[flow/config.mk]
export PLATFORM = sky130hd
export DESIGN_NAME = riscv
export DESIGN_NICKNAME = riscv
export VERILOG_FILES = /design/flow/design.v
export SDC_FILE = /design/flow/constraint.sdc
export NUM_CORES = 4
export LEC_CHECK = 0
export CAP_MARGIN = 20
export CORE_MARGIN = 2
export CORE_UTILIZATION = 68
export SETUP_SLACK_MARGIN = -0.44
export SLEW_MARGIN = 20
[flow/constraint.sdc]
create_clock -name core_clock -period 5.04 [get_ports {clk}]
set_input_delay 1.0080 -clock core_clock [delete_from_list [all_inputs] [get_ports {clk}]]
set_output_delay 1.0080 -clock core_clock [all_outputs]
set_load 0.01 [all_outputs]
[flow/design.v]
module flope #(
    parameter int Width = 1
)(
    input logic clk,
    input logic en,
    input logic[Width-1:0] d,
    output logic[Width-1:0] q
);
    always_ff @(posedge clk) begin
        if (en)
            q <= d; 
    end
endmodule
module floper #(
    parameter int Width = 1,
    parameter logic[Width-1:0] ResetValue = 0
)(
    input logic clk,
    input logic reset,
    input logic en,
    input logic[Width-1:0] d,
    output logic[Width-1:0] q
);
    always_ff @(posedge clk or posedge reset) begin
        if (reset)
            q <= ResetValue;
        else if (en)
            q <= d; 
    end
endmodule
module flopr #(
    parameter int Width = 1,
    parameter logic[Width-1:0] ResetValue = 0
)(
    input logic clk,
    input logic reset,
    input logic[Width-1:0] d,
    output logic[Width-1:0] q
);
    always_ff @(posedge clk or posedge reset) begin
        if (reset)
            q <= ResetValue;
        else
            q <= d; 
    end
endmodule
module mux2 #(
    parameter int Width = 1
)(
    input logic[Width-1:0] a0,
    input logic[Width-1:0] a1,
    input logic sel,
    output logic[Width-1:0] y
);
    assign y = sel ? a1 : a0;
endmodule
module mux4 #(
    parameter int Width = 1
)(
    input logic[Width-1:0] a0,
    input logic[Width-1:0] a1,
    input logic[Width-1:0] a2,
    input logic[Width-1:0] a3,
    input logic[1:0] sel,
    output logic[Width-1:0] y
);
    always_comb
        case (sel)
            2'h0: y = a0;
            2'h1: y = a1;
            2'h2: y = a2;
            2'h3: y = a3;
        endcase
endmodule
module controller(
    input logic[6:0] opcode,
    input logic[2:0] funct3,
    input logic funct75,
    output logic[1:0] rs_valid,
    output logic rd_valid,
    output logic[2:0] imm_sel,
    output logic[1:0] src_sel,
    output logic[3:0] alsu_func,
    output logic[1:0] exec_sel,
    output logic jump_d,
    output logic[2:0] flow_ctrl,
    output logic mem_write,
    output logic mem_read,
    output logic[2:0] mem_size,
    output logic system
);
    logic is_shift;
    logic[17:0] controls;
    assign is_shift = funct3[1:0] == 2'b01;
    assign mem_write = (opcode == 7'b01_000_11);
    assign mem_read = (opcode == 7'b00_000_11);
    assign mem_size = funct3;
    assign {rs_valid, rd_valid, imm_sel, src_sel, alsu_func, exec_sel, jump_d, flow_ctrl} = controls;
    always_comb begin
        system = 0;
        case (opcode)
            7'b00_100_11:
                if (is_shift) controls = {3'b01_1,  3'b000, 2'b10, {funct75, funct3},  2'b00, 4'b0000  };
                else          controls = {3'b01_1,  3'b000, 2'b10, {1'b0, funct3},   2'b00, 4'b0000  };
            7'b01_100_11:       controls = {3'b11_1, 3'b000, 2'b00, {funct75, funct3},  2'b00, 4'b0000  };
            7'b01_101_11:      controls = {3'b00_1,   3'b010, 2'b00,  4'b0000,    2'b01,  4'b0000  };
            7'b00_101_11:    controls = {3'b00_1,   3'b010, 2'b11, 4'b0000,  2'b00, 4'b0000  };
            7'b00_000_11:     controls = {3'b01_1,  3'b000, 2'b10, 4'b0000,  2'b00, 4'b0000  };
            7'b01_000_11:    controls = {3'b11_0,  3'b001, 2'b10, 4'b0000,  2'b00, 4'b0000  };
            7'b11_011_11:      controls = {3'b00_1,   3'b100, 2'b00,  4'b0000,    2'b10,  4'b1000 };
            7'b11_001_11:     controls = {3'b01_1,  3'b000, 2'b10, 4'b0000,  2'b10,  4'b0100 };
            7'b11_000_11:
                case (funct3)
                    3'b000:     controls = {3'b11_0,  3'b101, 2'b00, 4'b1000,  2'b00,    4'b0010 };
                    3'b001:     controls = {3'b11_0,  3'b101, 2'b00, 4'b1000,  2'b00,    4'b0011};
                    3'b100:     controls = {3'b11_0,  3'b101, 2'b00, 4'b0010,  2'b00,    4'b0011};
                    3'b101:     controls = {3'b11_0,  3'b101, 2'b00, 4'b0010,  2'b00,    4'b0010 };
                    3'b110:    controls = {3'b11_0,  3'b101, 2'b00, 4'b0011, 2'b00,    4'b0011};
                    3'b111:    controls = {3'b11_0,  3'b101, 2'b00, 4'b0011, 2'b00,    4'b0010 };
                    default:  controls = {3'b00_0,   3'b000, 2'b00,  4'b0000,    2'b00,    4'b0000  };
                endcase
            7'b00_011_11:     controls = {3'b00_0,   3'b000, 2'b00,  4'b0000,    2'b00,    4'b0000  };
            7'b11_100_11: begin
                system = 1;   controls = {3'b00_0,   3'b000, 2'b00,  4'b0000,    2'b00,    4'b0000  };
            end
            default: begin
                system = 1;   controls = {3'b00_0,   3'b000, 2'b00,  4'b0000,    2'b00,    4'b0000  };
            end
        endcase
    end
endmodule
module decode_stage(
    input logic clk,
    input logic halted,
    input logic[31:0] instr_d,
    input logic[31:0] pc_d,
    output logic[2:0] mem_size_d,
    output logic mem_write_d,
    output logic mem_read_d,
    output logic rd_valid_d,
    output logic[1:0] exec_sel_d,
    output logic[2:0] flow_ctrl_d,
    output logic[3:0] alsu_func_d,
    output logic[1:0] src_sel_d,
    output logic[3:0] fwd_sel_d,
    output logic[4:0] rd_d,
    output logic[31:0] reg_a_d,
    output logic[31:0] reg_b_d,
    output logic[31:0] imm_d,
    output logic[31:0] pc_imm_d,
    output logic jump_d,
    input logic[4:0] rd_w,
    input logic rd_valid_w,
    input logic[31:0] reg_d_w,
    input logic[4:0] rd_e,
    input logic rd_valid_e,
    input logic[4:0] rd_m,
    input logic rd_valid_m,
    input logic mem_read_e,
    output logic stall,
    input logic flush,
    output logic system
);
    logic[4:0] rs1;
    logic[4:0] rs2;
    logic[2:0] imm_sel;
    logic[1:0] rs_valid;
    logic mem_write_pre;
    logic mem_read_pre;
    logic rd_valid_pre;
    logic[2:0] flow_ctrl_pre;
    decomposer decomposer(instr_d, rd_d, rs1, rs2);
    reg_file reg_file(
        .clk(clk),
        .a1(rs1),
        .rd1(reg_a_d),
        .a2(rs2),
        .rd2(reg_b_d),
        .a3(rd_w),
        .wd3(reg_d_w),
        .we3(~halted & rd_valid_w)
    );
    imm_dec imm_dec(instr_d, imm_sel, imm_d);
    pc_imm_adder pc_imm_adder(pc_d, imm_d, pc_imm_d);
    logic system_pre;
    controller controller(
        .opcode(instr_d[6:0]),
        .funct3(instr_d[14:12]),
        .funct75(instr_d[30]),
        .rs_valid(rs_valid),
        .rd_valid(rd_valid_pre),
        .imm_sel(imm_sel),
        .src_sel(src_sel_d),
        .alsu_func(alsu_func_d),
        .exec_sel(exec_sel_d),
        .jump_d(jump_d),
        .flow_ctrl(flow_ctrl_pre),
        .mem_write(mem_write_pre),
        .mem_read(mem_read_pre),
        .mem_size(mem_size_d),
        .system(system_pre)
    );
    hazard_unit hazard_unit(
        .rs1(rs1),
        .rs2(rs2),
        .rs_valid(rs_valid),
        .rd_e(rd_e),
        .rd_valid_e(rd_valid_e),
        .rd_m(rd_m),
        .rd_valid_m(rd_valid_m),
        .mem_read_e(mem_read_e),
        .fwd_sel(fwd_sel_d),
        .stall(stall)
    );
    assign system = system_pre & ~flush;
    mux2 #(6) nop_mask(
        {mem_read_pre, mem_write_pre, rd_valid_pre, flow_ctrl_pre},
        6'd0,
        stall | flush,
        {mem_read_d, mem_write_d, rd_valid_d, flow_ctrl_d}
    );
endmodule
module decomposer(
    input logic[31:0] instr,
    output logic[4:0] rd,
    output logic[4:0] rs1,
    output logic[4:0] rs2
);
    assign rd = instr[11:7];
    assign rs1 = instr[19:15];
    assign rs2 = instr[24:20];
endmodule
module hazard_unit(
    input logic[4:0] rs1,
    input logic[4:0] rs2,
    input logic[1:0] rs_valid,
    input logic[4:0] rd_e,
    input logic rd_valid_e,
    input logic[4:0] rd_m,
    input logic rd_valid_m,
    input logic mem_read_e,
    output logic[3:0] fwd_sel,
    output logic stall
);
    always_comb begin
        fwd_sel = 4'b0000;
        stall = 1'b0;
        if (rd_valid_e & rd_e != 5'd0) begin
            fwd_sel[0] = rs_valid[0] & (rs1 == rd_e);
            fwd_sel[1] = rs_valid[1] & (rs2 == rd_e);
            stall = mem_read_e & (fwd_sel[0] | fwd_sel[1]);
        end
        if (rd_valid_m & rd_m != 5'd0) begin
            fwd_sel[2] = rs_valid[0] & (rs1 == rd_m);
            fwd_sel[3] = rs_valid[1] & (rs2 == rd_m);
        end
    end
endmodule
module imm_dec(
    input logic[31:0] instr,
    input logic[2:0] imm_sel,
    output logic[31:0] imm
);
    logic sign;
    assign sign = instr[31];
    always_comb
        case (imm_sel)
            3'b000: imm = { {20{sign}}, instr[31:20] };                                  
            3'b001: imm = { {20{sign}}, instr[31:25], instr[11:7] };                     
            3'b010: imm = { instr[31:12], 12'h0 };                                       
            3'b100: imm = { {12{sign}}, instr[19:12], instr[20], instr[30:21], 1'b0 };   
            3'b101: imm = { {20{sign}}, instr[7], instr[30:25], instr[11:8], 1'b0 };     
            default: imm = 32'h0;
        endcase
endmodule
module pc_imm_adder(
    input logic[31:0] pc,
    input logic[31:0] imm,
    output logic[31:0] pc_imm
);
    assign pc_imm = pc + imm;
endmodule
module reg_file(
    input logic clk,
    input logic[4:0] a1,
    output logic[31:0] rd1,
    input logic[4:0] a2,
    output logic[31:0] rd2,
    input logic[4:0] a3,
    input logic[31:0] wd3,
    input logic we3
);
    logic[31:0] regs[32];
    always_ff @(posedge clk) begin
        if (we3 && a3 != 5'h0)
            regs[a3] <= wd3;
    end
    assign rd1 = (a1 == 5'h0) ? 32'h0 : ((we3 && a1 == a3) ? wd3 : regs[a1]);
    assign rd2 = (a2 == 5'h0) ? 32'h0 : ((we3 && a2 == a3) ? wd3 : regs[a2]);
endmodule
module alsu(
    input logic[31:0] a,
    input logic[31:0] b,
    input logic[3:0] f,
    output logic[31:0] s,
    output logic zero
);
    logic sub_en;
    logic[31:0] bb, sum, xor_res, or_res, and_res, shift_res;
    logic an, bn, sn, slt;
    assign sub_en = f[3] | f[1];
    assign bb = {32{sub_en}} ^ b;
    assign sum = a + bb + sub_en;
    assign xor_res = a ^ b;
    assign or_res = a | b;
    assign and_res = a & b;
    assign an = a[31];
    assign bn = b[31];
    assign sn = sum[31];
    always_comb
        case ({an, bn})
            2'b00: slt = sn;
            2'b01: slt = f[0];
            2'b10: slt = ~f[0];
            2'b11: slt = sn;
        endcase
    shifter shifter(a, b[4:0], f[3:2], shift_res);    
    always_comb
        case (f[2:0])
            3'b000: s = sum;
            3'b001: s = shift_res;
            3'b010: s = {31'h0, slt};
            3'b011: s = {31'h0, slt};
            3'b100: s = xor_res;
            3'b101: s = shift_res;
            3'b110: s = or_res;
            3'b111: s = and_res;
        endcase
    assign zero = ~|s;
endmodule
module execute_stage(
    input logic[1:0] exec_sel_e,
    input logic[2:0] flow_ctrl_e,
    input logic[3:0] alsu_func_e,
    input logic[1:0] src_sel_e,
    input logic[3:0] fwd_sel_e,
    input logic[31:0] reg_a_e,
    input logic[31:0] reg_b_e,
    input logic[31:0] imm_e,
    input logic[31:0] pc_e,
    input logic[31:0] pc4_e,
    output logic[31:0] exec_res_e,
    output logic[31:0] fwd_b_e,
    output logic[1:0] pc_sel_e,
    output logic[31:0] alsu_res_e,
    input logic[31:0] exec_res_m,
    input logic[31:0] reg_d_w,
    output logic flush
);
    logic[31:0] fwd_a;
    logic[31:0] fwd_b;
    logic[31:0] src_a;
    logic[31:0] src_b;
    logic zero;
    fwd_mux fwd_mux(reg_a_e, reg_b_e, exec_res_m, reg_d_w, fwd_sel_e, fwd_a, fwd_b);
    src_mux src_mux(fwd_a, fwd_b, pc_e, imm_e, src_sel_e, src_a, src_b);
    assign fwd_b_e = fwd_b;
    alsu alsu(src_a, src_b, alsu_func_e, alsu_res_e, zero);
    flow_control flow_control(zero, flow_ctrl_e, pc_sel_e, flush);
    mux4 #(32) exec_mux(alsu_res_e, imm_e, pc4_e, pc4_e, exec_sel_e, exec_res_e);
endmodule
module flow_control(
    input logic zero,
    input logic[2:0] flow_ctrl,
    output logic[1:0] pc_sel_e,
    output logic flush
);
    logic branch_cond, branch_taken;
    assign branch_cond = zero ^ flow_ctrl[0];
    assign branch_taken = branch_cond & flow_ctrl[1];
    assign pc_sel_e = {flow_ctrl[2], branch_taken};
    assign flush = branch_taken | flow_ctrl[2];
endmodule
module fwd_mux(
    input logic[31:0] reg_a,
    input logic[31:0] reg_b,
    input logic[31:0] exec_res_m,
    input logic[31:0] reg_d_w,
    input logic[3:0] fwd_sel,
    output logic[31:0] fwd_a,
    output logic[31:0] fwd_b
);
    assign fwd_a = fwd_sel[0] ? exec_res_m : (fwd_sel[2] ? reg_d_w : reg_a);
    assign fwd_b = fwd_sel[1] ? exec_res_m : (fwd_sel[3] ? reg_d_w : reg_b);
endmodule
module shifter (
    input logic[31:0] a,
    input logic[4:0] shamt,
    input logic[1:0] f,
    output logic[31:0] y
);
    logic[63:0] bc;
    logic[4:0] k;
    logic[47:0] d4;
    logic[39:0] d3;
    logic[35:0] d2;
    logic[33:0] d1;
    logic[32:0] d0;
    always_comb
        case (f)
            2'b00: bc = {a, 32'h0};
            2'b01: bc = {32'h0, a};
            2'b10: bc = {a, 32'h0};
            2'b11: bc = {{32{a[31]}}, a};
        endcase
    assign k = {5{~f[0]}} ^ shamt;
    assign d4 = k[4] ? bc[63:16] : bc[47:0];
    assign d3 = k[3] ? d4[47:8] : d4[39:0];
    assign d2 = k[2] ? d3[39:4] : d3[35:0];
    assign d1 = k[1] ? d2[35:2] : d2[33:0];
    assign d0 = k[0] ? d1[33:1] : d1[32:0];
    assign y = f[0] ? d0[31:0] : d0[32:1];
endmodule
module src_mux(
    input logic[31:0] fwd_a,
    input logic[31:0] fwd_b,
    input logic[31:0] pc,
    input logic[31:0] imm,
    input logic[1:0] src_sel,
    output logic[31:0] src_a,
    output logic[31:0] src_b
);
    assign src_a = src_sel[0] ? pc : fwd_a;
    assign src_b = src_sel[1] ? imm : fwd_b;
endmodule
module fetch_stage #(
    parameter logic[31:0] BootVector = 32'h0000_0000
)(
    input logic clk,
    input logic reset,
    input logic halted,
    output logic[31:0] i_addr,
    input logic[31:0] i_data,
    output logic[31:0] instr_f,
    output logic[31:0] pc_f,
    output logic[31:0] pc4_f,
    input logic[31:0] pc_imm_d,
    input logic[31:0] pc_imm_e,
    input logic[31:0] alsu_res_e,
    input logic jump_d,
    input logic[1:0] pc_sel_e,
    input logic stall,
    input logic flush,
    output logic misaligned_pc
);
    logic[31:0] pc1;
    logic[31:0] pc2;
    logic[31:0] pc3;
    floper #(32, BootVector) pc_reg(clk, reset, ~halted & ~stall, pc1, pc_f);
    pc4_adder pc4_adder(pc_f, pc4_f);
    mux2 #(32) pc_mux_d(pc4_f, pc_imm_d, jump_d, pc3);
    mux4 #(32) pc_mux_e(pc3, pc_imm_e, alsu_res_e, alsu_res_e, pc_sel_e, pc2);
    pc_mask pc_mask(pc2, pc1, misaligned_pc);
    assign i_addr = pc_f;
    mux2 #(32) instr_mux(i_data, 32'b000000000000_00000_000_00000_0010011, flush | jump_d, instr_f);
endmodule
module pc4_adder(
    input logic[31:0] pc,
    output logic[31:0] pc4
);
    assign pc4 = pc + 4;
endmodule
module pc_mask(
    input logic[31:0] pc2,
    output logic[31:0] pc1,
    output logic misaligned_pc
);
    assign pc1 = {pc2[31:2], 2'b0};
    assign misaligned_pc = pc2[1];
endmodule
module halt_ctrl(
    input logic clk,
    input logic reset,
    input logic system,
    input logic misaligned_pc,
    input logic misaligned_addr,
    input logic unhalt,
    output logic halted
);
    logic halt_set;
    always_ff @(posedge clk or posedge reset) begin
        if (reset)
            halted <= 0;
        else begin
            if (unhalt)
                halted <= 0;
            else if (halt_set)
                halted <= 1;
        end
    end
    assign halt_set = system | misaligned_pc | misaligned_addr;
endmodule
module addr_dec(
    input logic[31:0] addr,
    output logic[1:0] byte_offset,
    output logic[31:0] word_addr
);
    assign byte_offset = addr[1:0];
    assign word_addr = {addr[31:2], 2'b00};
endmodule
module dmem_ctrl(
    input logic[31:0] a,
    input logic[31:0] wd,
    output logic[31:0] rd,
    input logic mem_write,
    input logic[2:0] mem_size,
    output logic[31:0] d_addr,
    output logic[31:0] d_wdata,
    output logic[3:0] d_wstrb,
    input logic[31:0] d_rdata,
    output logic misaligned_addr
);
    logic[1:0] byte_offset;
    logic[3:0] lanes;
    addr_dec addr_dec(a, byte_offset, d_addr);
    lane_dec lane_dec(byte_offset, mem_size, lanes);
    write_shifter write_shifter(wd, lanes, d_wdata);
    read_shifter read_shifter(d_rdata, lanes, mem_size[2], rd);
    assign d_wstrb = lanes & {4{mem_write}};
    assign misaligned_addr = (lanes == 4'h0);
endmodule
module lane_dec(
    input logic[1:0] byte_offset,
    input logic[2:0] mem_size,
    output logic[3:0] lanes
);
    always_comb begin
        case (mem_size[1:0])
            2'b00:
                case (byte_offset)
                    2'h0: lanes = 4'b0001;
                    2'h1: lanes = 4'b0010;
                    2'h2: lanes = 4'b0100;
                    2'h3: lanes = 4'b1000;
                endcase
            2'b01:
                case (byte_offset)
                    2'h0: lanes = 4'b0011;
                    2'h2: lanes = 4'b1100;
                    default: lanes = 4'b0000;
                endcase
            2'b10:
                lanes = (byte_offset == 2'h0) ? 4'b1111 : 4'b0000;
            default: lanes = 4'b0000;
        endcase
    end
endmodule
module memory_stage(
    input logic halted,
    output logic[31:0] d_addr,
    output logic[31:0] d_wdata,
    output logic[3:0] d_wstrb,
    input logic[31:0] d_rdata,
    input logic[2:0] mem_size_m,
    input logic mem_write_m,
    input logic mem_read_m,
    input logic[31:0] exec_res_m,
    input logic[31:0] fwd_b_m,
    output logic[31:0] reg_d_m,
    output logic misaligned_addr
);
    logic[31:0] mem_res;
    logic mem_op_m;
    logic misaligned_addr_pre;
    dmem_ctrl dmem_ctrl(
        .a(exec_res_m),
        .wd(fwd_b_m),
        .rd(mem_res),
        .mem_write(~halted & mem_write_m),
        .mem_size(mem_size_m),
        .d_addr(d_addr),
        .d_wdata(d_wdata),
        .d_wstrb(d_wstrb),
        .d_rdata(d_rdata),
        .misaligned_addr(misaligned_addr_pre)
    );
    mux2 #(32) mem_mux(exec_res_m, mem_res, mem_read_m, reg_d_m);
    assign mem_op_m = mem_read_m | mem_write_m;
    assign misaligned_addr = misaligned_addr_pre & mem_op_m;
endmodule
module read_shifter(
    input logic[31:0] rdata,
    input logic[3:0] lanes,
    input logic zeroext,
    output logic[31:0] rd
);
    always_comb
        case (lanes)
            4'b0001: rd = zeroext ? {24'h0, rdata[7:0]}   : {{24{rdata[7]}},  rdata[7:0]};
            4'b0010: rd = zeroext ? {24'h0, rdata[15:8]}  : {{24{rdata[15]}}, rdata[15:8]};
            4'b0100: rd = zeroext ? {24'h0, rdata[23:16]} : {{24{rdata[23]}}, rdata[23:16]};
            4'b1000: rd = zeroext ? {24'h0, rdata[31:24]} : {{24{rdata[31]}}, rdata[31:24]};
            4'b0011: rd = zeroext ? {16'h0, rdata[15:0]}  : {{16{rdata[15]}}, rdata[15:0]};
            4'b1100: rd = zeroext ? {16'h0, rdata[31:16]} : {{16{rdata[31]}}, rdata[31:16]};
            4'b1111: rd = rdata;
            default: rd = 32'h0;
        endcase
endmodule
module write_shifter(
    input logic[31:0] wd,
    input logic[3:0] lanes,
    output logic[31:0] wdata
);
    always_comb
        casez (lanes)
            4'b??10: wdata = { wd[31:16], wd[7:0], wd[7:0] };
            4'b?100: wdata = { wd[15:0], wd[15:0] };
            4'b1000: wdata = { wd[7:0], wd[23:0] };
            default: wdata = wd;
        endcase
endmodule
module de_reg(
    input logic clk,
    input logic reset,
    input logic halted,
    input logic[2:0] mem_size_d,
    input logic mem_write_d,
    input logic mem_read_d,
    input logic rd_valid_d,
    input logic[1:0] exec_sel_d,
    input logic[2:0] flow_ctrl_d,
    input logic[3:0] alsu_func_d,
    input logic[1:0] src_sel_d,
    input logic[3:0] fwd_sel_d,
    input logic[4:0] rd_d,
    input logic[31:0] reg_a_d,
    input logic[31:0] reg_b_d,
    input logic[31:0] imm_d,
    input logic[31:0] pc_imm_d,
    input logic[31:0] pc_d,
    input logic[31:0] pc4_d,
    output logic[2:0] mem_size_e,
    output logic mem_write_e,
    output logic mem_read_e,
    output logic rd_valid_e,
    output logic[1:0] exec_sel_e,
    output logic[2:0] flow_ctrl_e,
    output logic[3:0] alsu_func_e,
    output logic[1:0] src_sel_e,
    output logic[3:0] fwd_sel_e,
    output logic[4:0] rd_e,
    output logic[31:0] reg_a_e,
    output logic[31:0] reg_b_e,
    output logic[31:0] imm_e,
    output logic[31:0] pc_imm_e,
    output logic[31:0] pc_e,
    output logic[31:0] pc4_e
);
    floper #(6) floper(
        clk, reset, ~halted,
        {mem_read_d, mem_write_d, rd_valid_d, flow_ctrl_d},
        {mem_read_e, mem_write_e, rd_valid_e, flow_ctrl_e}
    );
    flope #(212) flope(
        clk, ~halted,
        {mem_size_d, exec_sel_d, alsu_func_d, src_sel_d, fwd_sel_d, rd_d, reg_a_d, reg_b_d, imm_d, pc_imm_d, pc_d, pc4_d},
        {mem_size_e, exec_sel_e, alsu_func_e, src_sel_e, fwd_sel_e, rd_e, reg_a_e, reg_b_e, imm_e, pc_imm_e, pc_e, pc4_e}
    );
endmodule
module em_reg(
    input logic clk,
    input logic reset,
    input logic halted,
    input logic[2:0] mem_size_e,
    input logic mem_write_e,
    input logic mem_read_e,
    input logic rd_valid_e,
    input logic[4:0] rd_e,
    input logic[31:0] exec_res_e,
    input logic[31:0] fwd_b_e,
    output logic[2:0] mem_size_m,
    output logic mem_write_m,
    output logic mem_read_m,
    output logic rd_valid_m,
    output logic[4:0] rd_m,
    output logic[31:0] exec_res_m,
    output logic[31:0] fwd_b_m
);
    floper #(3) floper(
        clk, reset, ~halted,
        {mem_read_e, mem_write_e, rd_valid_e},
        {mem_read_m, mem_write_m, rd_valid_m}
    );
    flope #(72) flope(
        clk, ~halted,
        {mem_size_e, rd_e, exec_res_e, fwd_b_e},
        {mem_size_m, rd_m, exec_res_m, fwd_b_m}
    );
endmodule
module fd_reg(
    input logic clk,
    input logic reset,
    input logic halted,
    input logic stall,
    input logic[31:0] instr_f,
    input logic[31:0] pc_f,
    input logic[31:0] pc4_f,
    output logic[31:0] instr_d,
    output logic[31:0] pc_d,
    output logic[31:0] pc4_d
);
    floper #(32,32'b000000000000_00000_000_00000_0010011) floper(
        clk, reset, ~halted & ~stall,
        instr_f,
        instr_d
    );
    flope #(64) flope(
        clk, ~halted & ~stall,
        {pc_f, pc4_f},
        {pc_d, pc4_d}
    );
endmodule
module mw_reg(
    input logic clk,
    input logic reset,
    input logic halted,
    input logic rd_valid_m,
    input logic[4:0] rd_m,
    input logic[31:0] reg_d_m,
    output logic rd_valid_w,
    output logic[4:0] rd_w,
    output logic[31:0] reg_d_w
);
    floper #(1) floper(
        clk, reset, ~halted,
        rd_valid_m,
        rd_valid_w
    );
    flope #(37) flope(
        clk, ~halted,
        {rd_m, reg_d_m},
        {rd_w, reg_d_w}
    );
endmodule
module riscv #(
    parameter logic[31:0] BootVector = 32'h0000_0000
)(
    input logic clk,
    input logic reset,
    output logic halted,
    input logic unhalt,
    output logic[31:0] i_addr,
    input logic[31:0] i_data,
    output logic[31:0] d_addr,
    output logic[31:0] d_wdata,
    output logic[3:0] d_wstrb,
    input logic[31:0] d_rdata
);
    logic[31:0] instr_f;
    logic[31:0] pc_f;
    logic[31:0] pc4_f;
    logic[31:0] instr_d;
    logic[31:0] pc_d;
    logic[31:0] pc4_d;
    logic[2:0] mem_size_d;
    logic mem_write_d;
    logic mem_read_d;
    logic rd_valid_d;
    logic[1:0] exec_sel_d;
    logic[2:0] flow_ctrl_d;
    logic[3:0] alsu_func_d;
    logic[1:0] src_sel_d;
    logic[3:0] fwd_sel_d;
    logic[4:0] rd_d;
    logic[31:0] reg_a_d;
    logic[31:0] reg_b_d;
    logic[31:0] imm_d;
    logic[31:0] pc_imm_d;
    logic jump_d;
    logic[2:0] mem_size_e;
    logic mem_write_e;
    logic mem_read_e;
    logic rd_valid_e;
    logic[1:0] exec_sel_e;
    logic[2:0] flow_ctrl_e;
    logic[3:0] alsu_func_e;
    logic[1:0] src_sel_e;
    logic[3:0] fwd_sel_e;
    logic[4:0] rd_e;
    logic[31:0] reg_a_e;
    logic[31:0] reg_b_e;
    logic[31:0] imm_e;
    logic[31:0] pc_imm_e;
    logic[31:0] pc_e;
    logic[31:0] pc4_e;
    logic[31:0] exec_res_e;
    logic[31:0] fwd_b_e;
    logic[1:0] pc_sel_e;
    logic[31:0] alsu_res_e;
    logic[2:0] mem_size_m;
    logic mem_write_m;
    logic mem_read_m;
    logic rd_valid_m;
    logic[4:0] rd_m;
    logic[31:0] exec_res_m;
    logic[31:0] fwd_b_m;
    logic[31:0] reg_d_m;
    logic rd_valid_w;
    logic[4:0] rd_w;
    logic[31:0] reg_d_w;
    logic stall;
    logic flush;
    logic system;
    logic misaligned_pc;
    logic misaligned_addr;
    fetch_stage fetch(.*);
    fd_reg fd_reg(.*);
    decode_stage decode(.*);
    de_reg de_reg(.*);
    execute_stage execute(.*);
    em_reg em_reg(.*);
    memory_stage memory(.*);
    mw_reg mw_reg(.*);
    halt_ctrl halt_ctrl(.*);
endmodule
[flow/run.sh]
#!/bin/bash
# the make line also repeats each setting of config.mk as NAME=value (left out here)
make -C /OpenROAD-flow-scripts/flow DESIGN_CONFIG=/design/flow/config.mk WORK_HOME=/design/flow/orfs CLKGATE_MAP_FILE= finish
==> reports/qor.txt, run 1 <==
Status -> did not finish
Failed at -> global routing
Tool error -> [ERROR GRT-0116] Global routing finished with congestion. Check the congestion regions in the DRC Viewer.
Count of hold-fix buffers inserted at cts -> 0
Post-Syn Instances -> 5268
Cell Type Count -> 111
Cell Area, Placed -> 87500 um2
Die width -> 343 um
Clk Tree Root Cell -> clkbuf_16
CTS HTree Levels -> 4
Die ar. -> 118000 um2
Top comb family, area -> multiplexers
Clock tree buffer depth -> 3
Syn_area_per_cell -> 14.9 um2
Post-Syn Area -> 78200 um2
Sequential area share after synthesis -> 56.0%
TritonCTS Buffers -> 149
Yosys cell count -> 5268
Simple share -> 6.10%
Yosys xor share -> 1.62%
Final HPWL from detailed placement -> 231000 um
Top FF cell, synth -> edfxtp_1
Clk sink count -> 1472
Synth cell count leaders -> 1399 x edfxtp_1, 642 x mux4_2, 398 x nor2_1, 252 x a21oi_1, 249 x clkbuf_1
Synth top cell by count -> edfxtp_1
Yosys Warn Count -> 20
Std-Cell Rows -> 124
Core box area -> 114000 um2
Post-synth EDFFs -> 1399
IO Port Bufs -> 163
Total gr overflow -> 496
Post-place setup slack -> -1.28 ns
Cell area leaders -> edfxtp_1 54%, mux4_2 18%, dfrtp_1 2.2%
Chip Area, Yosys -> 78200 um2
Synth top area share -> 53.7%
Ys flops -> 1472
Routability congestion estimate -> 1.08
I/O pin total -> 168
AO/OA Area Share -> 9.00%
Die height -> 343 um
Yosys adder share -> 2.07%
FP Core Util -> 68.5%
Mux cell area share after synthesis -> 21.7%
Post-synth ARST share -> 4.96%
Cell type with the largest total area -> edfxtp_1
GR Util All Layers -> 70.5%
## what timing repair did
item / 4_1_cts
pin swaps: 8
resized: 46
endpoints found under the setup margin: 80
setup buffers: 1
## metal layers
| metal | GRT usage (%) | GRT overflow |
|---|---|---|
| met1 | 73.9 | 30 |
| met2 | 89.1 | 257 |
| met3 | 52.3 | 34 |
| met5 | 30.4 | 2 |
| met4 | 61.7 | 173 |
## per-stage QoR
stage	total power, W	std cells
2_1_floorplan	0.0229	5303
3_3_place_gp	0.0296	7417
3_5_place_dp	0.0301	7417
4_1_cts	0.0416	7689
==> run 2, diff against run 1 <==
CAP_MARGIN = 25   (was 20)
CELL_PAD_IN_SITES_DETAIL_PLACEMENT = 0   (was default)
CELL_PAD_IN_SITES_GLOBAL_PLACEMENT = 0   (was default)
CORE_UTILIZATION = 64   (was 68)
CTS_CLUSTER_DIAMETER = 60   (was default)
CTS_CLUSTER_SIZE = 17   (was default)
GPL_ROUTABILITY_DRIVEN = 1   (was default)
GPL_TIMING_DRIVEN = 1   (was default)
MIN_ROUTING_LAYER = met1   (was default)
PLACE_DENSITY = 0.53   (was default)
SETUP_SLACK_MARGIN = 0.6   (was -0.44)
SLEW_MARGIN = 25   (was 20)
TNS_END_PERCENT = 80   (was default)
clock period = 5.31 ns   (was 5.04 ns; I/O delays follow)
==> run 2 against run 1 <==
Effect of this change:
- the layout now fails its checks (negative setup slack)
- area after synthesis unchanged
- synthesized cell count unchanged
- die area increased by 6.2%
==> reports/qor.txt, run 2 <==
Status -> failed layout checks (was did not finish)
SO Viols -> negative setup slack
Insertion Delay late pin -> 0.82 ns
Routed len/inst -> 40.7 um
Die width -> 354 um (was 343 um)
Die ar. -> 125000 um2 (was 118000 um2)
Max Cap Violations -> 0
Critical path type -> reg -> reg
Psw -> 0.0136 W
Worst-path clk slew -> 0.07 ns
Area Growth Syn to Fin -> 18.6%
Top power group -> registers
P_seq -> 0.0148 W
Top comb family, area -> multiplexers (unchanged)
Sequential share of power -> 38.7%
Yosys adder share -> 2.07% (unchanged)
Final slew viol count -> 0
Worst R2R Setup Slack -> -0.63 ns
Comb pwr -> 0.0147 W
Cycle use final -> 112%
Final min period -> 5.94 ns
IO Port Bufs -> 163 (unchanged)
Yosys xor share -> 1.62% (unchanged)
Clk. pwr -> 0.00875 W
Clk Tree Root Cell -> clkbuf_16 (unchanged)
Chip Area, Yosys -> 78200 um2 (unchanged)
Worst Setup SP -> de_reg.flope.q[200]$_SDFFCE_PN0N_
Sequential area share after synthesis -> 56.0% (unchanged)
Post-synth EDFFs -> 1399 (unchanged)
Int Power -> 0.0247 W
Cell area leaders -> edfxtp_1 54%, mux4_2 18%, dfrtp_1 2.2% (unchanged)
Post-Syn Instances -> 5268 (unchanged)
Clock share of power -> 22.8%
Top cell by count, worst path -> buf_4
Yosys Warn Count -> 20 (unchanged)
Largest net degree at the start of global routing -> 163
Cell Type Count -> 111 (unchanged)
Post-Syn Area -> 78200 um2 (unchanged)
Worst setup slack after layout -> -0.631 ns
Sw frac -> 35.6%
Drc violations -> 0
Buf/Inv on CP -> 22
I/O pin total -> 168 (unchanged)
Critical Path AT -> 6.65 ns
Clock skew -> 0.0918 ns
CP max FO -> 13
Power Dens Cells -> 413 nW/um2
Ys flops -> 1472 (unchanged)
CP endpoint -> fd_reg.floper.q[23]$_DFFE_PP0P_
Hold EP -> de_reg.flope.q[10]$_DFFE_PN_
Cell type with the largest total area -> edfxtp_1 (unchanged)
CP delay by family, top -> buffers and inverters
Worst stage delay on the critical path -> 0.46 ns
Clk sink count -> 1472 (unchanged)
Syn_area_per_cell -> 14.9 um2 (unchanged)
Die height -> 354 um (was 343 um)
Yosys cell count -> 5268 (unchanged)
Hold path depth -> 0
CTS HTree Levels -> 3 (was 4)
Core box area -> 122000 um2 (was 114000 um2)
Post-synth ARST share -> 4.96% (unchanged)
Slew HR -> 18.7%
Std-Cell Rows -> 128 (was 124)
Hold WS -> 0.421 ns
FP Core Util -> 64.4% (was 68.5%)
Clock tree buffer depth -> 3 (unchanged)
Final Hold Viols -> 0
Worst hold path type -> reg -> reg
Routability congestion estimate -> 1.07 (was 1.08)
Post-place setup slack -> -0.963 ns (was -1.28 ns)
Nets -> 6247
Crit path required time -> 6.02 ns
AO/OA Area Share -> 9.00% (unchanged)
Top FF cell, synth -> edfxtp_1 (unchanged)
Final setup vio count -> 69
VDD IR max -> 0.369 mV
TritonCTS clock tree -> done
HP Start -> fd_reg.flope.q[10]$_DFFE_PP_
ANT nets after route -> 0
TritonRoute pass-1 iters -> 11
Critical Path Start Type -> flop
Synth top area share -> 53.7% (unchanged)
Synth top cell by count -> edfxtp_1 (unchanged)
Mux cell area share after synthesis -> 21.7% (unchanged)
DRT iter0 DRCs -> 12404
Synth cell count leaders -> 1399 x edfxtp_1, 642 x mux4_2, 398 x nor2_1, 252 x a21oi_1, 249 x clkbuf_1 (unchanged)
FMAX -> 168 MHz
Total gr overflow -> 0
Post-DR vias/cell -> 7.75
Reg2Reg Depth -> 39
Reg2reg end -> fd_reg.floper.q[23]$_DFFE_PP0P_
Initial antenna violation count -> 10
Vias -> 60050
GR Util All Layers -> 50.2%
Slowest library cell on the worst path -> edfxtp_1
TritonCTS Buffers -> 112 (was 149)
Vias in the first global route -> 59153
FF-to-FF Start -> de_reg.flope.q[200]$_SDFFCE_PN0N_
CP Capture Type -> flop
Final HPWL from detailed placement -> 206000 um (was 231000 um)
Tool Warnings -> 76
Least-Margin Pin Slew -> 1.22 ns
LEAKAGE -> 32.7 nW
Worst path depth -> 39
First-pass GRT wire length -> 438000 um
Detailed Route WL -> 315000 um
Unrepaired setup endpoints after global routing -> true
Simple share -> 6.10% (unchanged)
Logic pwr share -> 38.5%
## run 2: timing repair
action | CTS | global route
setup buffers | 69 | 28
endpoints found under the setup margin | 91 | 101
pin swaps | 47 | 59
hold buffers | 0 | 0
resized | 168 | 136
hold endpoints to repair | 0 | 0
gates cloned | 2 | 1
## run 2: layout make-up
cell class | count | area [um2]
flip-flops and latches | 1472 | 43900
multi-input cells | 3236 | 33400
fillers | 6851 | 28800
repair buffers | 1091 | 9380
clock buffers | 123 | 2910
well taps | 1625 | 2030
clock inverters | 54 | 666
inverters | 139 | 543
diodes | 4 | 10.0
## run 2: metal layers
metal  vias up  wire length (um)  global-route usage, %
met1     29046             96500                   63.6
met3      1770             52300                   17.6
met4        12             29300                   35.0
met5         -                82                      0
met2      6526            137000                   73.2
li1      22696                 -                      -
## run 2: per-stage QoR
step                power [W]  cell area, um2  instances  utilization, %  setup TNS [ns]
global placement       0.0279           87100       7461            71.6          -48.55
floorplan              0.0217           78500       5303               -          -18.24
finish                 0.0383           92800       7744            76.3          -37.95
global route           0.0390           92800       7740            76.3          -44.60
CTS                    0.0371           91900       7710            75.6          -19.77
detailed placement     0.0281           87100       7462            71.7          -56.40
==> run 3, diff against run 2 <==
CORE_UTILIZATION = 55   (was 64)
CTS_CLUSTER_SIZE = 82   (was 17)
GPL_ROUTABILITY_DRIVEN = 0   (was 1)
PLACE_DENSITY = default   (was 0.53)
clock period = 5.18 ns   (was 5.31 ns; I/O delays follow)
==> run 3 against run 2 <==
Effect of this change:
- still fails the layout checks on negative setup slack
- cell area rose by 1.0%
- critical path type unchanged
- final cell count up 4.1%
- wire length decreased by 10%
- critical endpoint is now fd_reg.floper.q[8]$_DFFE_PP0P_
- critical path depth fell by 12
- first-iteration DRC count shrank 29%
- global-route usage shrank 12 points
- die area increased by 16%
- combinational power barely moved
- highest routed layer unchanged
- register-to-register slack worse by 0.21 ns
==> reports/qor.txt, run 3 <==
Slowest library cell on the worst path -> nor4_4 (was edfxtp_1)
Yosys xor share -> 1.62% (unchanged)
Post-synth EDFFs -> 1399 (unchanged)
Post-synth ARST share -> 4.96% (unchanged)
Die ar. -> 145000 um2 (was 125000 um2)
Worst Setup SP -> de_reg.flope.q[200]$_SDFFCE_PN0N_ (unchanged)
Final Hold Viols -> 0 (unchanged)
Total gr overflow -> 0 (unchanged)
Status -> failed layout checks (unchanged)
Ys flops -> 1472 (unchanged)
Psw -> 0.0138 W (was 0.0136 W)
Critical Path AT -> 6.76 ns (was 6.65 ns)
Power Dens Cells -> 420 nW/um2 (was 413 nW/um2)
Cell Type Count -> 111 (unchanged)
Worst hold path type -> reg -> reg (unchanged)
Hold WS -> 0.421 ns (about the same)
Non-filler cells, final -> 8062 (was 7744)
TritonCTS Buffers -> 113 (was 112)
CP delay by family, top -> AND-OR/OR-AND gates (was buffers and inverters)
TritonCTS clock tree -> done (unchanged)
Critical Path Start Type -> flop (unchanged)
Hold EP -> de_reg.flope.q[9]$_DFFE_PN_ (was de_reg.flope.q[10]$_DFFE_PN_)
Vias in the first global route -> 53583 (was 59153)
Area Growth Syn to Fin -> 19.8% (was 18.6%)
FP Core Util -> 55.3% (was 64.4%)
ANT nets after route -> 0 (unchanged)
Clk sink count -> 1472 (unchanged)
Worst R2R Setup Slack -> -0.84 ns (was -0.63 ns)
Post-Syn Area -> 78200 um2 (unchanged)
Buf/Inv on CP -> 7 (was 22)
Nets -> 6267 (was 6247)
Top comb family, area -> multiplexers (unchanged)
Reg2Reg Depth -> 27 (was 39)
Post-DR vias/cell -> 6.92 (was 7.75)
Top power group -> registers (unchanged)
Drc violations -> 0 (unchanged)
Sw frac -> 35.0% (was 35.6%)
CP endpoint -> fd_reg.floper.q[8]$_DFFE_PP0P_ (was fd_reg.floper.q[23]$_DFFE_PP0P_)
DRT iter0 DRCs -> 8867 (was 12404)
Worst setup slack after layout -> -0.840 ns (was -0.631 ns)
Std-Cell Rows -> 138 (was 128)
Worst stage delay on the critical path -> 0.50 ns (was 0.46 ns)
Initial antenna violation count -> 8 (was 10)
Clock tree buffer depth -> 3 (unchanged)
Fin area -> 93700 um2 (was 92800 um2)
Final setup vio count -> 69 (unchanged)
Synth cell count leaders -> 1399 x edfxtp_1, 642 x mux4_2, 398 x nor2_1, 252 x a21oi_1, 249 x clkbuf_1 (unchanged)
Clk Tree Root Cell -> clkbuf_16 (unchanged)
IO Port Bufs -> 163 (unchanged)
Max Cap Violations -> 0 (unchanged)
Total power -> 0.0393 W (was 0.0383 W)
HP Start -> fd_reg.flope.q[9]$_DFFE_PP_ (was fd_reg.flope.q[10]$_DFFE_PP_)
Crit path required time -> 5.92 ns (was 6.02 ns)
Synth top area share -> 53.7% (unchanged)
Vias -> 55800 (was 60050)
Top cell by count, worst path -> buf_6 (was buf_4)
P_seq -> 0.0151 W (was 0.0148 W)
CP max FO -> 5 (was 13)
Sequential share of power -> 38.3% (was 38.7%)
Insertion Delay late pin -> 0.79 ns (was 0.82 ns)
Yosys adder share -> 2.07% (unchanged)
Tool Warnings -> 72 (was 76)
DP Cell Count -> 7791 (was 7462)
Int Power -> 0.0256 W (was 0.0247 W)
Clock share of power -> 24.6% (was 22.8%)
Least-Margin Pin Slew -> 1.18 ns (was 1.22 ns)
Cell area leaders -> edfxtp_1 54%, mux4_2 18%, dfrtp_1 2.2% (unchanged)
Die width -> 381 um (was 354 um)
Simple share -> 6.10% (unchanged)
AO/OA Area Share -> 9.00% (unchanged)
Slew HR -> 21.2% (was 18.7%)
Top FF cell, synth -> edfxtp_1 (unchanged)
Comb pwr -> 0.0146 W (was 0.0147 W)
Worst path depth -> 27 (was 39)
SO Viols -> negative setup slack (unchanged)
FMAX -> 166 MHz (was 168 MHz)
FF-to-FF Start -> de_reg.flope.q[200]$_SDFFCE_PN0N_ (unchanged)
Yosys cell count -> 5268 (unchanged)
Sequential area share after synthesis -> 56.0% (unchanged)
Cell type with the largest total area -> edfxtp_1 (unchanged)
CP Capture Type -> flop (unchanged)
Routed len/inst -> 35.0 um (was 40.7 um)
Final slew viol count -> 0 (unchanged)
VDD IR max -> 0.392 mV (was 0.369 mV)
Mux cell area share after synthesis -> 21.7% (unchanged)
CTS HTree Levels -> 3 (unchanged)
Worst-path clk slew -> 0.09 ns (was 0.07 ns)
Post-Syn Instances -> 5268 (unchanged)
Critical path type -> reg -> reg (unchanged)
Yosys Warn Count -> 20 (unchanged)
GR Util All Layers -> 38.7% (was 50.2%)
TritonRoute pass-1 iters -> 8 (was 11)
Detailed Route WL -> 282000 um (was 315000 um)
Cycle use final -> 116% (was 112%)
Count of hold-fix buffers inserted at cts -> 0 (unchanged)
Clk. pwr -> 0.00967 W (was 0.00875 W)
Largest net degree at the start of global routing -> 132 (was 163)
Syn_area_per_cell -> 14.9 um2 (unchanged)
I/O pin total -> 168 (unchanged)
Core box area -> 141000 um2 (was 122000 um2)
Final core utilization -> 66.3% (was 76.3%)
Logic pwr share -> 37.1% (was 38.5%)
Cell Area, Placed -> 87900 um2 (was 87100 um2)
Final HPWL from detailed placement -> 191000 um (was 206000 um)
Die height -> 381 um (was 354 um)
Final min period -> 6.02 ns (was 5.94 ns)
Hold path depth -> 0 (unchanged)
Reg2reg end -> fd_reg.floper.q[8]$_DFFE_PP0P_ (was fd_reg.floper.q[23]$_DFFE_PP0P_)
Clock skew -> 0.0842 ns (was 0.0918 ns)
LEAKAGE -> 33.0 nW (was 32.7 nW)
Chip Area, Yosys -> 78200 um2 (unchanged)
Synth top cell by count -> edfxtp_1 (unchanged)
First-pass GRT wire length -> 397000 um (was 438000 um)
Unrepaired setup endpoints after global routing -> true (unchanged)
-- run 3: repair_timing --
| item | 4_1_cts | 5_1_grt |
|---|---|---|
| resized | 137 | 134 |
| setup endpoints to repair | 96 | 95 |
| pin swaps | 35 | 80 |
| setup buffers | 22 | 26 |
| cloned | 1 | 6 |
-- run 3: final cells by class --
type	instances	area, um2
tap	1890	2360
clock inverter	93	1230
inverter	139	546
clock buffer	119	2870
timing repair buffer	1111	9500
antenna	3	7.51
fill	10134	47700
sequential	1472	43900
multi-input combinational	3235	33300
-- run 3: through the flow --
stage,TNS (ns),worst slack (ns)
5_1_grt,-57.93,-0.940
2_1_floorplan,-27.34,-0.482
3_3_place_gp,-81.69,-1.43
4_1_cts,-33.66,-0.626
3_5_place_dp,-74.64,-1.26
6_report,-49.88,-0.840
-- run 3: per-layer routing --
| layer | routed length [um] | share of wire, % | global-route usage, % |
|---|---|---|---|
| met1 | 109000 | 39 | 56.2 |
| met3 | 35700 | 13 | 9.49 |
| met4 | 14300 | 5.1 | 16.3 |
| met2 | 123000 | 44 | 56.2 |
| met5 | 39 | 0.014 | 0 |
==> run 4, diff against run 3 <==
CELL_PAD_IN_SITES_DETAIL_PLACEMENT = 2   (was 0)
CORE_MARGIN = 3   (was 2)
CORE_UTILIZATION = 19   (was 55)
GPL_TIMING_DRIVEN = 0   (was 1)
MAX_ROUTING_LAYER = met4   (was default)
PLACE_DENSITY_LB_ADDON = 0.26   (was default)
SETUP_SLACK_MARGIN = 1.96   (was 0.6)
clock period = 7.0 ns   (was 5.18 ns; I/O delays follow)
==> run 4 against run 3 <==
Effect of this change:
- now clean on timing, DRC and antenna
- hold slack improved by 0.0049 ns
- critical path depth fell by 5
- final cell count rose by 43%
- critical path type unchanged
- critical endpoint is now de_reg.floper.q[0]$_DFFE_PP0N_
- largest power group is now combinational logic
- highest routed layer is now met4
==> reports/qor.txt, run 4 <==
Hold path depth -> 0 (unchanged)
Post-Syn Instances -> 5268 (unchanged)
Hold WS -> 0.425 ns (was 0.421 ns)
Worst R2R Setup Slack -> 0.32 ns (was -0.84 ns)
Yosys cell count -> 5268 (unchanged)
Fin area -> 98700 um2 (was 93700 um2)
Fillers -> 43844 (was 10134)
Yosys xor share -> 1.62% (unchanged)
Clock skew -> 0.0837 ns (was 0.0842 ns)
Syn_area_per_cell -> 14.9 um2 (unchanged)
Slew HR -> 22.5% (was 21.2%)
Final Hold Viols -> 0 (unchanged)
Total gr overflow -> 0 (unchanged)
P_seq -> 0.0114 W (was 0.0151 W)
Clock share of power -> 24.0% (was 24.6%)
Cell Area, Placed -> 90200 um2 (was 87900 um2)
Critical path type -> reg -> reg (unchanged)
Slowest library cell on the worst path -> a32oi_1 (was nor4_4)
Nets -> 6123 (was 6267)
Largest net degree at the start of global routing -> 170 (was 132)
Post-synth ARST share -> 4.96% (unchanged)
Cell Type Count -> 111 (unchanged)
Least-Margin Pin Slew -> 1.16 ns (was 1.18 ns)
CP delay by family, top -> simple AND/OR/NAND/NOR gates (was AND-OR/OR-AND gates)
HP Start -> fd_reg.flope.q[12]$_DFFE_PP_ (was fd_reg.flope.q[9]$_DFFE_PP_)
Routed len/inst -> 33.7 um (was 35.0 um)
Logic pwr share -> 38.5% (was 37.1%)
LEAKAGE -> 32.4 nW (was 33.0 nW)
Synth cell count leaders -> 1399 x edfxtp_1, 642 x mux4_2, 398 x nor2_1, 252 x a21oi_1, 249 x clkbuf_1 (unchanged)
Power Dens Cells -> 307 nW/um2 (was 420 nW/um2)
FMAX -> 150 MHz (was 166 MHz)
Std-Cell Rows -> 235 (was 138)
Cell type with the largest total area -> edfxtp_1 (unchanged)
Count of hold-fix buffers inserted at cts -> 0 (unchanged)
Drc violations -> 0 (unchanged)
Top cell by count, worst path -> buf_6 (unchanged)
Top comb family, area -> multiplexers (unchanged)
Final slew viol count -> 0 (unchanged)
Clock tree buffer depth -> 3 (unchanged)
FF-to-FF Start -> de_reg.flope.q[200]$_SDFFCE_PN0N_ (unchanged)
Top power group -> combinational logic (was registers)
VDD IR max -> 0.239 mV (was 0.392 mV)
Unrepaired setup endpoints after global routing -> true (unchanged)
Die width -> 648 um (was 381 um)
Crit-path cells -> buf_6 -> buf_4 -> mux2i_4 -> mux2i_1 -> nand2_2 -> buf_2 -> a32oi_1 -> nand2_1 -> nand3_1 -> a21oi_2 -> o21ai_0 -> and3_1 -> nor4b_4 -> nand4_1 -> nor4_4 -> buf_6 -> mux2i_4 -> nor3_4 -> buf_6 -> buf_6 -> nand2b_4 -> o32ai_4
Core box area -> 410000 um2 (was 141000 um2)
Setup TNS -> 0 ns (was -49.88 ns)
CTS HTree Levels -> 3 (unchanged)
Crit path required time -> 7.66 ns (was 5.92 ns)
Final setup vio count -> 0 (was 69)
CP max FO -> 10 (was 5)
Buf/Inv on CP -> 6 (was 7)
Chip Area, Yosys -> 78200 um2 (unchanged)
Synth top cell by count -> edfxtp_1 (unchanged)
Cell area leaders -> edfxtp_1 54%, mux4_2 18%, dfrtp_1 2.2% (unchanged)
I/O pin total -> 168 (unchanged)
Die height -> 648 um (was 381 um)
Mux cell area share after synthesis -> 21.7% (unchanged)
Synth top area share -> 53.7% (unchanged)
Int Power -> 0.0182 W (was 0.0256 W)
Ys flops -> 1472 (unchanged)
Sequential area share after synthesis -> 56.0% (unchanged)
IO Port Bufs -> 163 (unchanged)
ANT nets after route -> 0 (unchanged)
Worst Setup SP -> de_reg.flope.q[200]$_SDFFCE_PN0N_ (unchanged)
Hold EP -> de_reg.flope.q[12]$_DFFE_PN_ (was de_reg.flope.q[9]$_DFFE_PN_)
Area Growth Syn to Fin -> 26.2% (was 19.8%)
Yosys adder share -> 2.07% (unchanged)
Clk sink count -> 1472 (unchanged)
Reg2Reg Depth -> 22 (was 27)
Post-DR vias/cell -> 5.02 (was 6.92)
Post-Syn Area -> 78200 um2 (unchanged)
Sw frac -> 39.9% (was 35.0%)
Psw -> 0.0121 W (was 0.0138 W)
First-pass GRT wire length -> 520000 um (was 397000 um)
TritonCTS clock tree -> done (unchanged)
TritonCTS Buffers -> 108 (was 113)
FP Core Util -> 19.1% (was 55.3%)
CP endpoint -> de_reg.floper.q[0]$_DFFE_PP0N_ (was fd_reg.floper.q[8]$_DFFE_PP0P_)
Vias -> 57754 (was 55800)
GR Util All Layers -> 18.4% (was 38.7%)
DRT iter0 DRCs -> 7750 (was 8867)
Simple share -> 6.10% (unchanged)
Yosys Warn Count -> 20 (unchanged)
Tool Warnings -> 69 (was 72)
Detailed Route WL -> 388000 um (was 282000 um)
Final HPWL from detailed placement -> 290000 um (was 191000 um)
Worst stage delay on the critical path -> 0.62 ns (was 0.50 ns)
CP Capture Type -> flop (unchanged)
Initial antenna violation count -> 26 (was 8)
Final min period -> 6.68 ns (was 6.02 ns)
Sequential share of power -> 37.6% (was 38.3%)
Post-synth EDFFs -> 1399 (unchanged)
Critical Path AT -> 7.34 ns (was 6.76 ns)
AO/OA Area Share -> 9.00% (unchanged)
Clk. pwr -> 0.00726 W (was 0.00967 W)
Clk Tree Root Cell -> clkbuf_16 (unchanged)
Worst hold path type -> reg -> reg (unchanged)
Top FF cell, synth -> edfxtp_1 (unchanged)
Reg2reg end -> de_reg.floper.q[0]$_DFFE_PP0N_ (was fd_reg.floper.q[8]$_DFFE_PP0P_)
Vias in the first global route -> 59334 (was 53583)
Die ar. -> 420000 um2 (was 145000 um2)
Worst path depth -> 22 (was 27)
Cycle use final -> 95.4% (was 116%)
Comb pwr -> 0.0116 W (was 0.0146 W)
Insertion Delay late pin -> 0.79 ns (about the same)
Max Cap Violations -> 0 (unchanged)
TritonRoute pass-1 iters -> 10 (was 8)
Status -> finished clean (was failed layout checks)
Worst-path clk slew -> 0.09 ns (about the same)
Critical Path Start Type -> flop (unchanged)
-- run 4: repair_timing --
action                                  in CTS  in global routing
setup buffers                              139                 67
pin swaps                                   84                 88
resized                                    408                226
gates cloned                                 4                  2
endpoints found under the setup margin     150                126
-- run 4: area by class of cell --
type,count,area [um2],share of cell area [%]
clock buffer,112,2740,2.77
tap,5451,6820,6.91
clock inverter,93,1250,1.27
inverter,139,571,0.578
buffer,457,2750,2.79
sequential,1472,43800,44.4
antenna,20,50.0,0.0507
timing repair buffer,515,6370,6.45
multi-input combinational,3235,34300,34.8
-- run 4: per-layer routing --
| layer | up-vias | track usage, % | part of all wire [%] |
|---|---|---|---|
| met5 | - | - | 0 |
| met4 | 0 | 7.98 | 5.5 |
| met3 | 892 | 3.50 | 8.1 |
| met2 | 2982 | 28.9 | 47 |
| met1 | 31337 | 23.0 | 40 |
| li1 | 22543 | - | - |
-- run 4: stage by stage --
stage / instances / utilization, % / worst slack [ns] / power, W
after CTS: 11400 / 23.7 / 0.634 / 0.0295
after detailed placement: 11052 / 22.0 / -1.89 / 0.0214
after floorplan: 5303 / - / 1.34 / 0.0165
after global placement: 10917 / 21.2 / -1.78 / 0.0209
after global routing: 11485 / 24.1 / 0.298 / 0.0311
final: 11494 / 24.1 / 0.323 / 0.0303
==> run 5, diff against run 4 <==
ABC_AREA = 1   (was default)
CAP_MARGIN = 20   (was 25)
CELL_PAD_IN_SITES_DETAIL_PLACEMENT = 0   (was 2)
CELL_PAD_IN_SITES_GLOBAL_PLACEMENT = default   (was 0)
CORE_MARGIN = 2   (was 3)
CORE_UTILIZATION = 64   (was 19)
CTS_CLUSTER_DIAMETER = 285   (was 60)
CTS_CLUSTER_SIZE = default   (was 82)
GPL_ROUTABILITY_DRIVEN = default   (was 0)
GPL_TIMING_DRIVEN = default   (was 0)
MAX_ROUTING_LAYER = default   (was met4)
MIN_ROUTING_LAYER = met2   (was met1)
PLACE_DENSITY_LB_ADDON = 0.28   (was 0.26)
SETUP_SLACK_MARGIN = default   (was 1.96)
SLEW_MARGIN = 20   (was 25)
TNS_END_PERCENT = default   (was 80)
clock period = 7.08 ns   (was 7.0 ns; I/O delays follow)
==> run 5 against run 4 <==
Effect of this change:
- the run now fails in global routing
- die area fell by 70%
- area after synthesis up 2.0%
- synthesized cell count grew 67%
==> reports/qor.txt, run 5 <==
Post-synth EDFFs -> 1399 (unchanged)
Tool error -> [ERROR GRT-0116] Global routing finished with congestion. Check the congestion regions in the DRC Viewer.
Post-Syn Instances -> 8815 (was 5268)
AO/OA Area Share -> 20.2% (was 9.00%)
Post-synth ARST share -> 4.96% (unchanged)
Clk sink count -> 1472 (unchanged)
Failed at -> global routing
FP Core Util -> 64.5% (was 19.1%)
Total gr overflow -> 660
CTS resizes -> 0 (was 408)
Top FF cell, synth -> edfxtp_1 (unchanged)
Simple share -> 14.4% (was 6.10%)
Setup Buffers After CTS -> 0 (was 139)
Routability congestion estimate -> 1.22
Synth top cell by count -> o21ai_0 (was edfxtp_1)
Clock tree buffer depth -> 3 (unchanged)
Syn_area_per_cell -> 9.05 um2 (was 14.9 um2)
Yosys xor share -> 1.35% (was 1.62%)
Die height -> 357 um (was 648 um)
Cell type with the largest total area -> edfxtp_1 (unchanged)
DP Cell Count -> 10152 (was 11052)
TritonCTS Buffers -> 150 (was 108)
Synth cell count leaders -> 1675 x o21ai_0, 1399 x edfxtp_1, 1066 x nand2_1, 884 x nor2_1, 710 x a21oi_1 (was 1399 x edfxtp_1, 642 x mux4_2, 398 x nor2_1, 252 x a21oi_1, 249 x clkbuf_1)
Yosys Warn Count -> 20 (unchanged)
Post-Syn Area -> 79800 um2 (was 78200 um2)
Yosys adder share -> 2.03% (was 2.07%)
Std-Cell Rows -> 129 (was 235)
Cell area leaders -> edfxtp_1 53%, o21ai_0 11%, nand2_1 5.0% (was edfxtp_1 54%, mux4_2 18%, dfrtp_1 2.2%)
Sequential area share after synthesis -> 54.9% (was 56.0%)
Die width -> 357 um (was 648 um)
Ys flops -> 1472 (unchanged)
Mux cell area share after synthesis -> 0% (was 21.7%)
Core box area -> 124000 um2 (was 410000 um2)
I/O pin total -> 168 (unchanged)
Clk Tree Root Cell -> clkbuf_16 (unchanged)
Count of hold-fix buffers inserted at cts -> 0 (unchanged)
Synth top area share -> 52.7% (was 53.7%)
IO Port Bufs -> 163 (unchanged)
Top comb family, area -> AND-OR/OR-AND gates (was multiplexers)
GR Util All Layers -> 88.0%
Chip Area, Yosys -> 79800 um2 (was 78200 um2)
Final HPWL from detailed placement -> 219000 um (was 290000 um)
Cell Type Count -> 65 (was 111)
CTS HTree Levels -> 4 (was 3)
Yosys cell count -> 8815 (was 5268)
Status -> did not finish (was finished clean)
Die ar. -> 128000 um2 (was 420000 um2)
==> run 5: per-stage QoR <==
| step | util [%] | hold slack, ns | setup slack [ns] | cell area (um2) |
|---|---|---|---|---|
| 2_1_floorplan | - | 0.400 | 1.57 | 79900 |
| 3_3_place_gp | 66.7 | 0.401 | 1.06 | 82500 |
| 3_5_place_dp | 66.8 | 0.405 | 0.895 | 82600 |
| 4_1_cts | 70.8 | 0.401 | 0.862 | 87600 |
==> run 5: metal layers <==
layer	global-route usage, %	GRT overflow
met1	-	-
met4	72.2	97
met2	90.2	75
met5	80.7	82
met3	95.6	406
==> run 6, diff against run 5 <==
ABC_AREA = default   (was 1)
CAP_MARGIN = 25   (was 20)
CELL_PAD_IN_SITES_GLOBAL_PLACEMENT = 0   (was default)
CORE_UTILIZATION = 70   (was 64)
CTS_CLUSTER_DIAMETER = 60   (was 285)
CTS_CLUSTER_SIZE = 17   (was default)
GPL_ROUTABILITY_DRIVEN = 1   (was default)
GPL_TIMING_DRIVEN = 1   (was default)
MIN_ROUTING_LAYER = met1   (was met2)
PLACE_DENSITY = 0.62   (was default)
PLACE_DENSITY_LB_ADDON = default   (was 0.28)
SETUP_SLACK_MARGIN = 1.56   (was default)
SLEW_MARGIN = 25   (was 20)
TNS_END_PERCENT = 80   (was default)
clock period = 5.31 ns   (was 7.08 ns; I/O delays follow)
==> run 6 against run 5 <==
Effect of this change:
- the flow again stops in global routing
- die area down 10%
- synthesized cell count down 40%
- area after synthesis down 1.9%
==> reports/qor.txt, run 6 <==
Std-Cell Rows -> 122 (was 129)
I/O pin total -> 168 (unchanged)
Yosys xor share -> 1.62% (was 1.35%)
AO/OA Area Share -> 9.00% (was 20.2%)
Post-Syn Instances -> 5268 (was 8815)
Synth top area share -> 53.7% (was 52.7%)
Syn_area_per_cell -> 14.9 um2 (was 9.05 um2)
Cell Type Count -> 111 (was 65)
Clk sink count -> 1472 (unchanged)
Total gr overflow -> 6990
TritonCTS Buffers -> 106 (was 150)
Ys flops -> 1472 (unchanged)
Post-Syn Area -> 78200 um2 (was 79800 um2)
FP Core Util -> 70.6% (was 64.5%)
DP Cell Count -> 7400 (was 10152)
Clock tree buffer depth -> 3 (unchanged)
Cell area leaders -> edfxtp_1 54%, mux4_2 18%, dfrtp_1 2.2% (was edfxtp_1 53%, o21ai_0 11%, nand2_1 5.0%)
Synth top cell by count -> edfxtp_1 (was o21ai_0)
Yosys cell count -> 5268 (was 8815)
IO Port Bufs -> 163 (unchanged)
Synth cell count leaders -> 1399 x edfxtp_1, 642 x mux4_2, 398 x nor2_1, 252 x a21oi_1, 249 x clkbuf_1 (was 1675 x o21ai_0, 1399 x edfxtp_1, 1066 x nand2_1, 884 x nor2_1, 710 x a21oi_1)
Status -> did not finish (unchanged)
Routability congestion estimate -> 1.07 (was 1.22)
Yosys adder share -> 2.07% (was 2.03%)
Die ar. -> 114000 um2 (was 128000 um2)
Clk Tree Root Cell -> clkbuf_16 (unchanged)
GR Util All Layers -> 94.2%
Post-synth EDFFs -> 1399 (unchanged)
Post-place setup slack -> -1.10 ns (was 0.895 ns)
Die width -> 338 um (was 357 um)
Failed at -> global routing (unchanged)
Post-synth ARST share -> 4.96% (unchanged)
CTS HTree Levels -> 3 (was 4)
Cell type with the largest total area -> edfxtp_1 (unchanged)
Top comb family, area -> multiplexers (was AND-OR/OR-AND gates)
Core box area -> 111000 um2 (was 124000 um2)
Die height -> 338 um (was 357 um)
Final HPWL from detailed placement -> 267000 um (was 219000 um)
Simple share -> 6.10% (was 14.4%)
Sequential area share after synthesis -> 56.0% (was 54.9%)
Mux cell area share after synthesis -> 21.7% (was 0%)
Chip Area, Yosys -> 78200 um2 (was 79800 um2)
Tool error -> [ERROR GRT-0116] Global routing finished with congestion. Check the congestion regions in the DRC Viewer. (unchanged)
Top FF cell, synth -> edfxtp_1 (unchanged)
Yosys Warn Count -> 20 (unchanged)
[run 6: metrics by stage]
stage	hold WS [ns]	instance area, um2	util, %
floorplan	0.400	78600	-
global placement	0.401	87600	79.0
detailed placement	0.405	87600	79.1
CTS	0.370	93800	84.7
[run 6: layer usage]
metal / GRT overflow / global-route usage [%]
met3: 360 / 78.3
met5: 62 / 62.4
met1: 546 / 90.2
met2: 4480 / 113
met4: 1542 / 95.7
[run 6: repair_timing]
item	4_1_cts
pin swaps	132
resized	479
hold buffers	0
cloned	4
setup endpoints to repair	745
setup buffers	100
==> run 7, diff against run 6 <==
CORE_ASPECT_RATIO = 0.85   (was default)
CORE_UTILIZATION = 72   (was 70)
CTS_CLUSTER_DIAMETER = 355   (was 60)
CTS_CLUSTER_SIZE = 51   (was 17)
GPL_ROUTABILITY_DRIVEN = 0   (was 1)
PLACE_DENSITY = default   (was 0.62)
PLACE_DENSITY_LB_ADDON = 0.0   (was default)
SETUP_SLACK_MARGIN = 0.9   (was 1.56)
clock period = 3.16 ns   (was 5.31 ns; I/O delays follow)
==> run 7 against run 6 <==
Effect of this change:
- the flow again stops in global routing
- area after synthesis unchanged
- die area down 2.7%
- synthesized cell count unchanged
==> reports/qor.txt, run 7 <==
Status -> did not finish (unchanged)
Failed at -> global routing (unchanged)
Tool error -> [ERROR GRT-0116] Global routing finished with congestion. Check the congestion regions in the DRC Viewer. (unchanged)
Post-Syn Area -> 78200 um2 (unchanged)
I/O pin total -> 168 (unchanged)
Die height -> 308 um (was 338 um)
Post-synth EDFFs -> 1399 (unchanged)
Total gr overflow -> 173
GR Util All Layers -> 73.0%
Cell area leaders -> edfxtp_1 54%, mux4_2 18%, dfrtp_1 2.2% (unchanged)
CTS HTree Levels -> 2 (was 3)
Chip Area, Yosys -> 78200 um2 (unchanged)
Synth top cell by count -> edfxtp_1 (unchanged)
Yosys cell count -> 5268 (unchanged)
Post-synth ARST share -> 4.96% (unchanged)
Post-Syn Instances -> 5268 (unchanged)
Cell Area, Placed -> 89200 um2 (was 87600 um2)
Synth top area share -> 53.7% (unchanged)
Yosys Warn Count -> 20 (unchanged)
Ys flops -> 1472 (unchanged)
Clock tree buffer depth -> 3 (unchanged)
FP Core Util -> 72.6% (was 70.6%)
Die width -> 362 um (was 338 um)
Std-Cell Rows -> 111 (was 122)
Clk Tree Root Cell -> clkbuf_16 (unchanged)
Cell type with the largest total area -> edfxtp_1 (unchanged)
Yosys xor share -> 1.62% (unchanged)
Die ar. -> 111000 um2 (was 114000 um2)
Mux cell area share after synthesis -> 21.7% (unchanged)
AO/OA Area Share -> 9.00% (unchanged)
IO Port Bufs -> 163 (unchanged)
Syn_area_per_cell -> 14.9 um2 (unchanged)
Clk sink count -> 1472 (unchanged)
Yosys adder share -> 2.07% (unchanged)
Synth cell count leaders -> 1399 x edfxtp_1, 642 x mux4_2, 398 x nor2_1, 252 x a21oi_1, 249 x clkbuf_1 (unchanged)
Sequential area share after synthesis -> 56.0% (unchanged)
DP Cell Count -> 7516 (was 7400)
Core box area -> 108000 um2 (was 111000 um2)
Simple share -> 6.10% (unchanged)
Top FF cell, synth -> edfxtp_1 (unchanged)
Top comb family, area -> multiplexers (unchanged)
Cell Type Count -> 111 (unchanged)
Final HPWL from detailed placement -> 211000 um (was 267000 um)
TritonCTS Buffers -> 34 (was 106)
[run 7: layer usage]
metal / GRT usage [%] / overflow
met5: 34.2 / 0
met4: 63.6 / 84
met3: 55.8 / 5
met2: 90.1 / 81
met1: 77.3 / 3
[run 7: timing repair]
item                        CTS
hold buffers                  0
buffers inserted            126
resized                     614
setup endpoints to repair  1522
pin swaps                   150
gates cloned                 44
[run 7: through the flow]
stage | hold WS [ns] | util [%] | total power (W) | setup TNS (ns) | worst slack [ns]
after global placement | 0.403 | 82.7 | 0.0469 | -325.26 | -3.00
after detailed placement | 0.405 | 82.8 | 0.0478 | -361.25 | -3.30
after CTS | 0.308 | 88.2 | 0.0582 | -243.11 | -2.52
after floorplan | 0.400 | - | 0.0365 | -270.83 | -2.50
No activity file was given, so power comes from the tool's default toggle rates.
